fjord:
==> flow/design.v (excerpt) <==
module cpu(input clk, reset, input [15:0] i_mem_rddata, output logic o_mem_rd, o_mem_wr, output logic [15:0] o_mem_addr, o_mem_wrdata);
	logic ld_pc, pc_inc, ldpc7, Ain, Gin, AddSub, ldnz, ld_ir, ld_addr, ld_data, done;
	logic Gout, pcout, out8, s8out, s11out, wr, n, z;
	logic [15:0] buswire, wA, wG, wPC, wr0, wr1, wr2, wr3, wr4, wr5, wr6, wr7, sext_imm8, sext_imm11, IR, addr, data, sum;
	logic [7:0] Xreg, Yreg, Rin, Rout;
	logic [12:0] Sel;
	logic [7:0] imm8;
	logic [10:0] imm11;
	logic [4:0] inst;
	enum int unsigned
	{
		INIT,
		T0,
		T1,
		T2,
		T3,
		T4,
		T5,
		T6
	} state, nextstate;
	always @(posedge clk)
		if (reset)
			state <= INIT;
		else
			state <= nextstate;	
	always @(state, done)
	begin
		case (state)
			INIT:
				nextstate = T0;
			T0:  
				nextstate = T1;
			T1: begin
 				if (done) nextstate = T0;
 				else nextstate = T2;
 			end
			T2: 
 			begin
 				if (done) nextstate = T0;
				else nextstate = T3;
			end
	 		T3:  
	 		begin
				if (done) nextstate = T0;
 				else nextstate = T4;
 			end
			T4:  
			begin
 				if (done) nextstate = T0;
 				else nextstate = T5;
 			end
			T5:  
			begin
 				if (done) nextstate = T0;
 				else nextstate = T6;
 			end
 			T6: nextstate = T0;
			default: nextstate = INIT;
		endcase
	end
	always @(*)
	begin
		parameter 
		mv = 5'b0, add = 5'b1, sub = 5'b10, cmp = 5'b11, ld = 5'b100, st = 5'b101, 
		mvi = 5'b10000, addi = 5'b10001, subi = 5'b10010, cmpi = 5'b10011, mvhi = 5'b10110,
		jr = 5'b1000, jzr = 5'b1001, jnr = 5'b1010, callr = 5'b1100, 
  ...
Size in the first run: ~2600 cells after synthesis, about 250 flip-flops, about 52 I/O pins, ~0.019 sq mm of cells after synthesis.
clock: 3.13 ns
lec_check: 0
abc_area: 1
cap_margin: 20
core_margin: 2
core_utilization: 72
cts_cluster_diameter: 310
cts_cluster_size: 99
place_density: 0.42
setup_slack_margin: 0.23
slew_margin: 20
tns_end_percent: 10
run.sh (not shown) runs the stock make flow with config.mk's settings and CLKGATE_MAP_FILE=.
In the summary table, fjord is marked failed, with error DPL-0038 raised in clock tree synthesis (4_1_cts).
For xenon, these inputs were changed with respect to fjord:
# fjord
export LEC_CHECK = 0
export ABC_AREA = 1
export CAP_MARGIN = 20
export CORE_MARGIN = 2
export CORE_UTILIZATION = 72
export CTS_CLUSTER_DIAMETER = 310
export CTS_CLUSTER_SIZE = 99
export PLACE_DENSITY = 0.42
export SETUP_SLACK_MARGIN = 0.23
export SLEW_MARGIN = 20
export TNS_END_PERCENT = 10
create_clock -name core_clock -period 3.13 [get_ports {clk}]
# xenon
export LEC_CHECK = 0
export ABC_AREA = 0
export CAP_MARGIN = 20
export CORE_MARGIN = 2
export CORE_UTILIZATION = 65
export CTS_CLUSTER_DIAMETER = 251
export SETUP_SLACK_MARGIN = -0.51
export SLEW_MARGIN = 20
export TNS_END_PERCENT = 70
create_clock -name core_clock -period 5.63 [get_ports {clk}]
==> comparison <==
[xenon] flow finished | final checks: failed | reasons: negative setup slack. Diff fjord -> xenon | compound-gate portion of the synthesized area | increase of 7.4 points. Going from fjord to xenon, the total placed instance area was found to have gone down by about 5%. Netlist area before placement, xenon and fjord: smaller value in xenon. Against fjord, xenon reports a multiplexer share of the synthesized area that is higher. Pre-CTS setup slack ended up 2.07 ns higher on xenon than on fjord. Synthesized chip area reported by yosys came out lower on xenon than on fjord. Area of the die: higher on xenon.
Modified inputs, garnet compared to xenon
# xenon
export LEC_CHECK = 0
export ABC_AREA = 0
export CAP_MARGIN = 20
export CORE_MARGIN = 2
export CORE_UTILIZATION = 65
export CTS_CLUSTER_DIAMETER = 251
export SETUP_SLACK_MARGIN = -0.51
export SLEW_MARGIN = 20
export TNS_END_PERCENT = 70
create_clock -name core_clock -period 5.63 [get_ports {clk}]
# garnet
export LEC_CHECK = 0
export CAP_MARGIN = 20
export CORE_MARGIN = 2
export CORE_UTILIZATION = 40
export SLEW_MARGIN = 20
create_clock -name core_clock -period 7.5 [get_ports {clk}]
--- outcome ---
- The flow did not stop early for garnet: all stages ran, and the layout cleared the timing, design-rule and antenna checks.
- Relative to xenon, met1 usage decreased by 19 points in garnet.
- Comparing number of standard cells in the final layout excluding fillers for xenon and garnet, the bigger number came from xenon.
- Capturing instance or port of the critical path = rG.Q[15]: xenon; capturing instance or port of the critical path = r0.Q[15]: garnet
- Diff xenon -> garnet: setup slack went up by 1.06 ns, fraction of the mapped netlist area in compound gates shows no meaningful change.
- Final count of negative-setup-slack endpoints was higher in the run labelled xenon.
--- input diff garnet..lagoon ---
# garnet
export LEC_CHECK = 0
export CAP_MARGIN = 20
export CORE_MARGIN = 2
export CORE_UTILIZATION = 40
export SLEW_MARGIN = 20
create_clock -name core_clock -period 7.5 [get_ports {clk}]
# lagoon
export LEC_CHECK = 0
export CAP_MARGIN = 20
export CELL_PAD_IN_SITES_DETAIL_PLACEMENT = 2
export CELL_PAD_IN_SITES_GLOBAL_PLACEMENT = 3
export CORE_MARGIN = 2
export CORE_UTILIZATION = 63
export CTS_CLUSTER_DIAMETER = 166
export GPL_TIMING_DRIVEN = 1
export HOLD_SLACK_MARGIN = 0.25
export MIN_ROUTING_LAYER = met2
export PLACE_DENSITY = 0.63
export SETUP_SLACK_MARGIN = 0.49
export SLEW_MARGIN = 20
create_clock -name core_clock -period 7.5 [get_ports {clk}]
### Flow results
lagoon did not make it past global placement without I/O (3_1_place_gp_skip_io), where a tool error ended it.
Diff garnet -> lagoon: yosys stat chip area shows no meaningful change, compound-gate portion of the synthesized area shows no meaningful change, number of nets produced by synthesis shows no meaningful change, post-synth tally of flip-flops with integrated enable shows no meaningful change.
Cmp lagoon vs garnet: die boundary height lower in lagoon
From garnet to lagoon the numbers moved as follows: area of the core region went down by about 37%; die size now sits lower; standard-cell row count shows a reduction of 16; die span in x shows a reduction of 20%; async set-reset flop share out of synthesis now sits at about the same level.
Initial core utilization ends up lower on garnet.
